==> flow/design.v (excerpt) <==
module auv_top #(
    parameter integer ADDR_WIDTH = 24,
    parameter integer ROM_SIZE = 16384,
    parameter [ADDR_WIDTH-1:0] RST_VECTOR = 'h0,
    localparam integer RomSizeWords = ROM_SIZE / 4,
    localparam integer RomWidth = $clog2(RomSizeWords)
) (
    input   logic                       clk, rst_n,
    output  logic   [RomWidth-1:0]      imem_adr,
    input   logic   [31:0]              imem_dat,
    output  logic   [ADDR_WIDTH-1:0]    wb_adr_o,
    input   logic   [15:0]              wb_dat_i,
    output  logic   [15:0]              wb_dat_o,
    output  logic   [ 1:0]              wb_sel_o,
    output  logic                       wb_we_o, wb_stb_o, wb_cyc_o,
    input   logic                       wb_ack_i, wb_stall_i
);
    logic [ADDR_WIDTH-3:0] id_pc, ex_pc;
    logic [31:0] if_inst;
    logic [31:0] id_imm;
    logic [3:0] id_rs1, id_rs2, id_rd;
    logic [2:0] id_funct3;
    logic id_pop, id_alu_en, id_mem_access, id_pc_wr, id_branch, id_mem_wr;
    logic id_reg_wr, id_link;
    logic id_alu_alt, id_zba_shadd, id_zbs_bclrbext, id_zbs_binv, id_zbs_bset;
    logic id_sel_op1;
    logic id_sel_op2;
    logic [31:0] reg_rs1, reg_rs2;
    logic [ADDR_WIDTH-1:0] ex_pc_wr;
    logic [31:0] ex_reg_wr_dat;
    logic ex_jmp, ex_stall, ex_flush;
    logic ex_reg_wr;
    logic boot;
    always_ff @( posedge clk or negedge rst_n )
        if (~rst_n)
            boot <= 1;
        else
            boot <= 0;
    logic [ADDR_WIDTH-3:0] pc_wr;
    logic jmp, flush;
    assign pc_wr = boot ? RST_VECTOR[ADDR_WIDTH-1:2] : ex_pc_wr[ADDR_WIDTH-1:2];
    assign jmp = ex_jmp | boot;
    assign flush = ex_flush | boot;
    auv_fetch #(
        .ADDR_WIDTH         ( ADDR_WIDTH        ),
        .ROM_SIZE           ( ROM_SIZE          )
    ) stage_if (
        .clk                ( clk               ),
        .rst_n              ( rst_n             ),
        .pop                ( id_pop            ),
        .jmp                ( jmp               ),
        .pc_wr              ( pc_wr             ),
        .inst               ( if_inst           ),
        .pc_out             ( id_pc             ),
        .instret            (                   ),
        .rom_adr            ( imem_adr          ),
  ...
For scale: roughly 690 flip-flops, roughly 110 I/O pins, ~48000 um2 of cells after synthesis.
==> flow/config.mk <==
export PLATFORM = sky130hd
export DESIGN_NAME = auv_top
export DESIGN_NICKNAME = auv_top
export VERILOG_FILES = /design/flow/design.v
export SDC_FILE = /design/flow/constraint.sdc
export NUM_CORES = 4
export LEC_CHECK = 0
export CAP_MARGIN = 20
export CELL_PAD_IN_SITES_DETAIL_PLACEMENT = 2
export CELL_PAD_IN_SITES_GLOBAL_PLACEMENT = 0
export CORE_ASPECT_RATIO = 1.03
export CORE_MARGIN = 2
export CORE_UTILIZATION = 23
export GPL_ROUTABILITY_DRIVEN = 1
export MIN_ROUTING_LAYER = met1
export PLACE_DENSITY = 0.37
export SLEW_MARGIN = 20
==> flow/constraint.sdc <==
create_clock -name core_clock -period 15.9 [get_ports {clk}]
set_input_delay 3.1800 -clock core_clock [delete_from_list [all_inputs] [get_ports {clk}]]
set_output_delay 3.1800 -clock core_clock [all_outputs]
set_load 0.01 [all_outputs]
run.sh (not shown) runs the stock make flow with config.mk's settings and CLKGATE_MAP_FILE=.
The first run finished clean.
Then changed:
Settings changed: CELL_PAD_IN_SITES_DETAIL_PLACEMENT 2 to not set, CELL_PAD_IN_SITES_GLOBAL_PLACEMENT 0 to not set, CORE_ASPECT_RATIO 1.03 to not set, CORE_UTILIZATION 23 to 54, GPL_ROUTABILITY_DRIVEN 1 to not set, MIN_ROUTING_LAYER met1 to not set, PLACE_DENSITY 0.37 to not set.
Clock period 15.9 ns to 11.6 ns, I/O delays scaled along.
After rerunning: The changed run passed the timing, DRC and antenna checks. Wire length drops by 14%. Cell count drops by 21%. Setup slack degrades by 2.8 ns. First-iteration DRC count climbs by 92%. Cell area drops by 4.0%. Area after synthesis is unchanged. Via count climbs by 3.8%. Total power climbs by 31%. Core utilization climbs by 33 points. Sequential power climbs by 37%.
Then changed:
Settings changed: CORE_ASPECT_RATIO set to 0.91, CORE_MARGIN 2 to 3, CORE_UTILIZATION 54 to 72, CTS_CLUSTER_SIZE set to 45, PLACE_DENSITY_LB_ADDON set to 0.22, SLEW_MARGIN 20 to 15.
Clock period 11.6 ns to 14.3 ns, I/O delays scaled along.
The changed run failed in 5_1_grt with GRT-0116; die area goes down by about 24%; area after synthesis is unchanged; synthesized cell count is unchanged.
Power and IR drop assume default switching activity.
